==> run a: inputs <==
==> flow/design.v <==
module rgb2hsv(
        input clock,
        input reset_n,
        input in_valid,
        input [7:0] in_red,
        input [7:0] in_green,
        input [7:0] in_blue,
        input in_visual,
        input in_done,
        output out_valid,
        output [7:0] out_red,
        output [7:0] out_green,
        output [7:0] out_blue,
        output [7:0] out_hue,
        output [7:0] out_saturation,
        output [7:0] out_brightness,
        output out_visual,
        output out_done
    );
    reg valid1;
    reg [7:0] red1;
    reg [7:0] green1;
    reg [7:0] blue1;
    reg visual1;
    reg done1;
    reg [7:0] max_value1;
    reg [1:0] max_index1;
    reg [7:0] min_value1;
    reg [1:0] min_index1;
    always @(posedge clock)
    begin
        if (reset_n) begin
            valid1 <= in_valid;
            red1[7:0] <= in_red[7:0];
            green1[7:0] <= in_green[7:0];
            blue1[7:0] <= in_blue[7:0];
            visual1 <= in_visual;
            done1 <= in_done;
            if (in_red >= in_green) begin
                if (in_red >= in_blue) begin
                    max_value1[7:0] <= in_red[7:0];
                    max_index1[1:0] <= 1;
                end
                else begin
                    max_value1[7:0] <= in_blue[7:0];
                    max_index1[1:0] <= 3;
                end
            end
            else begin
                if (in_blue >= in_green) begin
                    max_value1[7:0] <= in_blue[7:0];
                    max_index1[1:0] <= 3;
                end
                else begin
                    max_value1[7:0] <= in_green[7:0];
                    max_index1[1:0] <= 2;
                end
            end
            if (in_red < in_green) begin
                if (in_red < in_blue) begin
                    min_value1[7:0] <= in_red[7:0];
                    min_index1[1:0] <= 1;
                end
                else begin
                    min_value1[7:0] <= in_blue[7:0];
                    min_index1[1:0] <= 3;
                end
            end
            else begin
                if (in_blue < in_green) begin
                    min_value1[7:0] <= in_blue[7:0];
                    min_index1[1:0] <= 3;
                end
                else begin
                    min_value1[7:0] <= in_green[7:0];
                    min_index1[1:0] <= 2;
                end
            end
        end 
        else begin
            valid1 <= 1'b0;
            red1[7:0] <= 8'b0;
            green1[7:0] <= 8'b0;
            blue1[7:0] <= 8'b0;
            visual1 <= 1'b0;
            done1 <= 1'b0;
            max_value1[7:0] <= 8'd0;
            max_index1[1:0] <= 2'd0; 
            min_value1[7:0] <= 8'd0; 
            min_index1[1:0] <= 2'd0;
        end
    end
    reg valid2;
    reg [7:0] red2;
    reg [7:0] green2;
    reg [7:0] blue2;
    reg visual2;
    reg done2;
    reg [7:0] dif2;
    reg [7:0] max_value2;
    reg [1:0] max_index2;
    reg [7:0] min_value2;
    reg [1:0] min_index2;
    always @(posedge clock)
    begin
        if (reset_n) begin
            valid2 <= valid1;
            red2[7:0] <= red1[7:0];
            green2[7:0] <= green1[7:0];
            blue2[7:0] <= blue1[7:0];
            visual2 <= visual1;
            done2 <= done1;
            dif2[7:0] <= max_value1[7:0] - min_value1[7:0];
            max_value2[7:0] <= max_value1[7:0];
            max_index2[1:0] <= max_index1[1:0];
            min_value2[7:0] <= min_value1[7:0];
            min_index2[1:0] <= min_index1[1:0];
        end 
        else begin
            valid2 <= 1'b0;
            red2[7:0] <= 8'b0;
            green2[7:0] <= 8'b0;
            blue2[7:0] <= 8'b0;
            visual2 <= 1'b0;
            done2 <= 1'b0;
            dif2[7:0] <= 8'd0;
            max_value2[7:0] <= 8'd0;
            max_index2[1:0] <= 2'd0;
            min_value2[7:0] <= 8'd0; 
            min_index2[1:0] <= 2'd0;
        end
    end
    reg valid3;
    reg [7:0] red3;
    reg [7:0] green3;
    reg [7:0] blue3;
    reg visual3;
    reg done3;
    reg [11:0] hue3;
    reg [7:0] dif3;
    reg [7:0] max_value3;
    reg [1:0] max_index3;
    reg [7:0] min_value3;
    reg [1:0] min_index3;
    always @(posedge clock)
    begin
        if (reset_n) begin
            valid3 <= valid2;
            red3[7:0] <= red2[7:0];
            green3[7:0] <= green2[7:0];
            blue3[7:0] <= blue2[7:0];
            visual3 <= visual2;
            done3 <= done2;
            dif3[7:0] <= dif2[7:0];
            max_value3[7:0] <= max_value2[7:0];
            max_index3[1:0] <= max_index2[1:0];
            min_value3[7:0] <= min_value2[7:0];
            min_index3[1:0] <= min_index2[1:0];
            if (dif2 > 0) begin
                if (max_index2 == 1) begin
                    if (green2 < blue2) begin
                        hue3[11:0] <= ((blue2 - green2) << 4);
                    end
                    else begin
                        hue3[11:0] <= ((green2 - blue2) << 4);
                    end
                end
                if (max_index2 == 2) begin
                    if (blue2 < red2) begin
                        hue3[11:0] <= ((red2 - blue2) << 4);
                    end
                    else begin
                        hue3[11:0] <= ((blue2 - red2) << 4);
                    end
                end
                if (max_index2 == 3) begin
                    if (red2 < green2) begin
                        hue3[11:0] <= ((green2 - red2) << 4);
                    end
                    else begin
                        hue3[11:0] <= ((red2 - green2) << 4);
                    end
                end
            end
            else begin
                hue3[11:0] <= 12'd0;             
            end
        end
        else begin
            valid3 <= 1'b0;
            red3[7:0] <= 8'b0;
            green3[7:0] <= 8'b0;
            blue3[7:0] <= 8'b0;
            visual3 <= 1'b0;
            done3 <= 1'b0;
            hue3[11:0] <= 12'd0;
            dif3[7:0] <= 8'd0;
            max_value3[7:0] <= 8'd0;
            max_index3[1:0] <= 2'd0;
            min_value3[7:0] <= 8'd0;
            min_index3[1:0] <= 2'd0;
        end
    end
    reg valid4;
    reg [7:0] red4;
    reg [7:0] green4;
    reg [7:0] blue4;
    reg visual4;
    reg done4;
    reg [11:0] hue4;
    reg [7:0] dif4;
    reg [7:0] max_value4;
    reg [1:0] max_index4;
    always @(posedge clock)
    begin
        if (reset_n) begin
            valid4 <= valid3;
            red4[7:0] <= red3[7:0];
            green4[7:0] <= green3[7:0];
            blue4[7:0] <= blue3[7:0];
            visual4 <= visual3;
            done4 <= done3;          
            dif4[7:0] <= dif3[7:0];
            max_value4[7:0] <= max_value3[7:0];
            max_index4 <= max_index3;
            hue4[11:0] <= (hue3 / dif3);
        end
        else begin
            valid4 <= 1'b0;
            red4[7:0] <= 8'b0;
            green4[7:0] <= 8'b0;
            blue4[7:0] <= 8'b0;
            visual4 <= 1'b0;
            done4 <= 1'b0;
            hue4[11:0] <= 12'd0;
            dif4[7:0] <= 8'd0;
            max_value4 <= 8'd0;
            max_index4[1:0] <= 2'd0;
        end
    end
    reg valid5;
    reg [7:0] red5;
    reg [7:0] green5;
    reg [7:0] blue5;
    reg visual5;
    reg done5;
    reg [11:0] hue5;
    reg [7:0] dif5;
    reg [7:0] max_value5;
    always @(posedge clock)
    begin
        if (reset_n) begin
            valid5 <= valid4;
            red5[7:0] <= red4[7:0];
            green5[7:0] <= green4[7:0];
            blue5[7:0] <= blue4[7:0];
            visual5 <= visual4;
            done5 <= done4;
            dif5[7:0] <= dif4[7:0];
            max_value5[7:0] <= max_value4[7:0];
            if (dif4 > 0) begin
                if (max_index4 == 1) begin
                    if (green4 < blue4) begin
                        hue5[11:0] <= 96 - hue4;
                    end
                    else begin
                        hue5[11:0] <= 0 + hue4;
                    end
                end
                if (max_index4 == 2) begin
                    if (blue4 < red4) begin
                        hue5[11:0] <= 32 - hue4;
                    end
                    else begin
                        hue5[11:0] <= 32 + hue4;
                    end
                end
                if (max_index4 == 3) begin
                    if (red4 < green4) begin
                        hue5[11:0] <= 64 - hue4;
                    end
                    else begin
                        hue5[11:0] <= 64 + hue4;
                    end
                end
            end
            else begin
                hue5[11:0] <= 12'd0;             
            end
        end
        else begin
            valid5 <= 1'b0;
            red5[7:0] <= 8'b0;
            green5[7:0] <= 8'b0;
            blue5[7:0] <= 8'b0;
            visual5 <= 1'b0;
            done5 <= 1'b0;
            dif5[7:0] <= 8'd0;
            max_value5[7:0] <= 8'd0;
            hue5[11:0] <= 12'd0;
        end
    end
    reg valid;
    reg [7:0] red;
    reg [7:0] green;
    reg [7:0] blue;
    reg visual;
    reg done;
    reg [18:0] hue;
    reg [7:0] saturation;
    reg [7:0] max_value;
    always @(posedge clock)
    begin
        if (reset_n) begin
            valid <= valid5;
            red[7:0] <= red5[7:0];
            green[7:0] <= green5[7:0];
            blue[7:0] <= blue5[7:0];
            visual <= visual5;
            done <= done5;
            max_value[7:0] <= max_value5[7:0];
            hue[18:0] <= (85 * hue5);
            if (max_value5 == 0) begin
                saturation[7:0] <= 8'd0;
            end
            else begin
                saturation[7:0] <= 255 * dif5 / max_value5;
            end
        end
        else begin 
            valid <= 1'b0;
            red[7:0] <= 8'b0;
            green[7:0] <= 8'b0;
            blue[7:0] <= 8'b0;
            visual <= 1'b0;
            done <= 1'b0;
            max_value[7:0] <= 8'd0;
            hue[18:0] <= 19'd0;
            saturation [7:0] <= 8'd0;
        end
    end
    assign out_valid = valid;
    assign out_red[7:0] = red[7:0];
    assign out_green[7:0] = green[7:0];  
    assign out_blue[7:0] = blue[7:0];
    assign out_hue[7:0] = hue[12:5];
    assign out_saturation[7:0] = saturation[7:0];
    assign out_brightness[7:0] = max_value[7:0];
    assign out_visual = visual;
    assign out_done = done;
endmodule
==> flow/run.sh <==
#!/bin/bash
# the make line also repeats each setting of config.mk as NAME=value (left out here)
make -C /OpenROAD-flow-scripts/flow DESIGN_CONFIG=/design/flow/config.mk WORK_HOME=/design/flow/orfs CLKGATE_MAP_FILE= finish
==> flow/config.mk <==
export PLATFORM = sky130hd
export DESIGN_NAME = rgb2hsv
export DESIGN_NICKNAME = rgb2hsv
export VERILOG_FILES = /design/flow/design.v
export SDC_FILE = /design/flow/constraint.sdc
export NUM_CORES = 4
export LEC_CHECK = 0
export ABC_AREA = 1
export CAP_MARGIN = 0
export CORE_MARGIN = 2
export CORE_UTILIZATION = 72
export CTS_CLUSTER_SIZE = 32
export MAX_ROUTING_LAYER = met4
export PLACE_DENSITY = 0.62
export SETUP_SLACK_MARGIN = -2.0
export SLEW_MARGIN = 20
==> flow/constraint.sdc <==
create_clock -name core_clock -period 52.8 [get_ports {clock}]
set_input_delay 10.5600 -clock core_clock [delete_from_list [all_inputs] [get_ports {clock}]]
set_output_delay 10.5600 -clock core_clock [all_outputs]
set_load 0.01 [all_outputs]
==> inputs of run b, as changes to run a <==
==> flow/config.mk (replaced) <==
export PLATFORM = sky130hd
export DESIGN_NAME = rgb2hsv
export DESIGN_NICKNAME = rgb2hsv
export VERILOG_FILES = /design/flow/design.v
export SDC_FILE = /design/flow/constraint.sdc
export NUM_CORES = 4
export LEC_CHECK = 0
export CAP_MARGIN = 20
export CORE_MARGIN = 2
export CORE_UTILIZATION = 66
export CTS_CLUSTER_DIAMETER = 232
export MAX_ROUTING_LAYER = met4
export SLEW_MARGIN = 20
export TNS_END_PERCENT = 5
==> flow/constraint.sdc (replaced) <==
create_clock -name core_clock -period 67.2 [get_ports {clock}]
set_input_delay 13.4400 -clock core_clock [delete_from_list [all_inputs] [get_ports {clock}]]
set_output_delay 13.4400 -clock core_clock [all_outputs]
set_load 0.01 [all_outputs]
==> inputs of run c, as changes to run a <==
==> flow/config.mk (replaced) <==
export PLATFORM = sky130hd
export DESIGN_NAME = rgb2hsv
export DESIGN_NICKNAME = rgb2hsv
export VERILOG_FILES = /design/flow/design.v
export SDC_FILE = /design/flow/constraint.sdc
export NUM_CORES = 4
export LEC_CHECK = 0
export ABC_AREA = 1
export CAP_MARGIN = 20
export CORE_MARGIN = 2
export CORE_UTILIZATION = 72
export CTS_CLUSTER_SIZE = 34
export PLACE_DENSITY_LB_ADDON = 0.26
export SLEW_MARGIN = 20
==> flow/constraint.sdc (replaced) <==
create_clock -name core_clock -period 60.7 [get_ports {clock}]
set_input_delay 12.1400 -clock core_clock [delete_from_list [all_inputs] [get_ports {clock}]]
set_output_delay 12.1400 -clock core_clock [all_outputs]
set_load 0.01 [all_outputs]
==> summary of the runs <==
- Run b completed, yet does not pass: setup timing. Run c finished but fails on setup timing. Run a died in 4_1_cts.
- Between run b and run c, the lower core utilization is in run b (gap 2.7 points).
- Between run b and run c, the lower clock skew is in run c (gap 0.014 ns).
- Between run b and run c, the lower final area is in run b (gap 11%, measured against run c).
- Of run b and run c, run b has the higher non-clock buffer count (gap 132).
- Against run b, the maximum frequency of run c is higher by about 11%.
- Against run c, the global-route usage of run b is higher by 2.2 points.
- In run c the register-to-register slack is better than in run b, by 0.30 ns.
- In run c the cell count is larger than in run b, by 31%.
- Via count: run c is higher than run b (about 20%).
==> figures <==
Result of the run: run c failed layout checks; run a did not finish; run b failed layout checks
Failing step: run c -; run a 4_1_cts; run b -
Violated checks: run c setup timing; run a -; run b setup timing
CP Max Fanout: run c 8; run a -; run b 7
Per-cell routed wire length: run c 17.2 um; run a -; run b 19.0 um
Final hold slack: run c 0.407 ns; run a -; run b 0.414 ns
Post-route antenna net violation count: run c 0; run a -; run b 0
Detailed placement HPWL: run c 91400 um; run a 123000 um; run b 80200 um
Critical path endpoint: run c saturation[0]; run a -; run b saturation[0]
Clk latency of the worst-skew pair: run c 0.58 ns; run a -; run b 0.62 ns
Horizontal die dimension: run c 248 um; run a 248 um; run b 238 um
Slew at the pin closest to its max-slew limit: run c 0.991 ns; run a -; run b 0.998 ns
Top sig layer: run c met5; run a -; run b met4
M1 WL: run c 49200 um; run a -; run b 46600 um
Sum Neg Setup Slack: run c -1.74 ns; run a -; run b -1.88 ns
Type of destination of the critical path: run c register; run a -; run b register
Arr. time, crit path: run c 62.72 ns; run a -; run b 69.55 ns
Clock distribution area overhead in the final layout: run c 2.40%; run a -; run b 2.65%
Non-clock buffer count in the final layout: run c 411; run a -; run b 543
Fraction of the core area occupied by cells at floorplan: run c 72.9%; run a 72.9%; run b 67.1%
Start of the worst register-to-register path: run c dif5[3]; run a -; run b max_value5[6]
Parity-gate share of the synthesized area counting xor and xnor cells: run c 5.34%; run a 5.34%; run b 4.97%
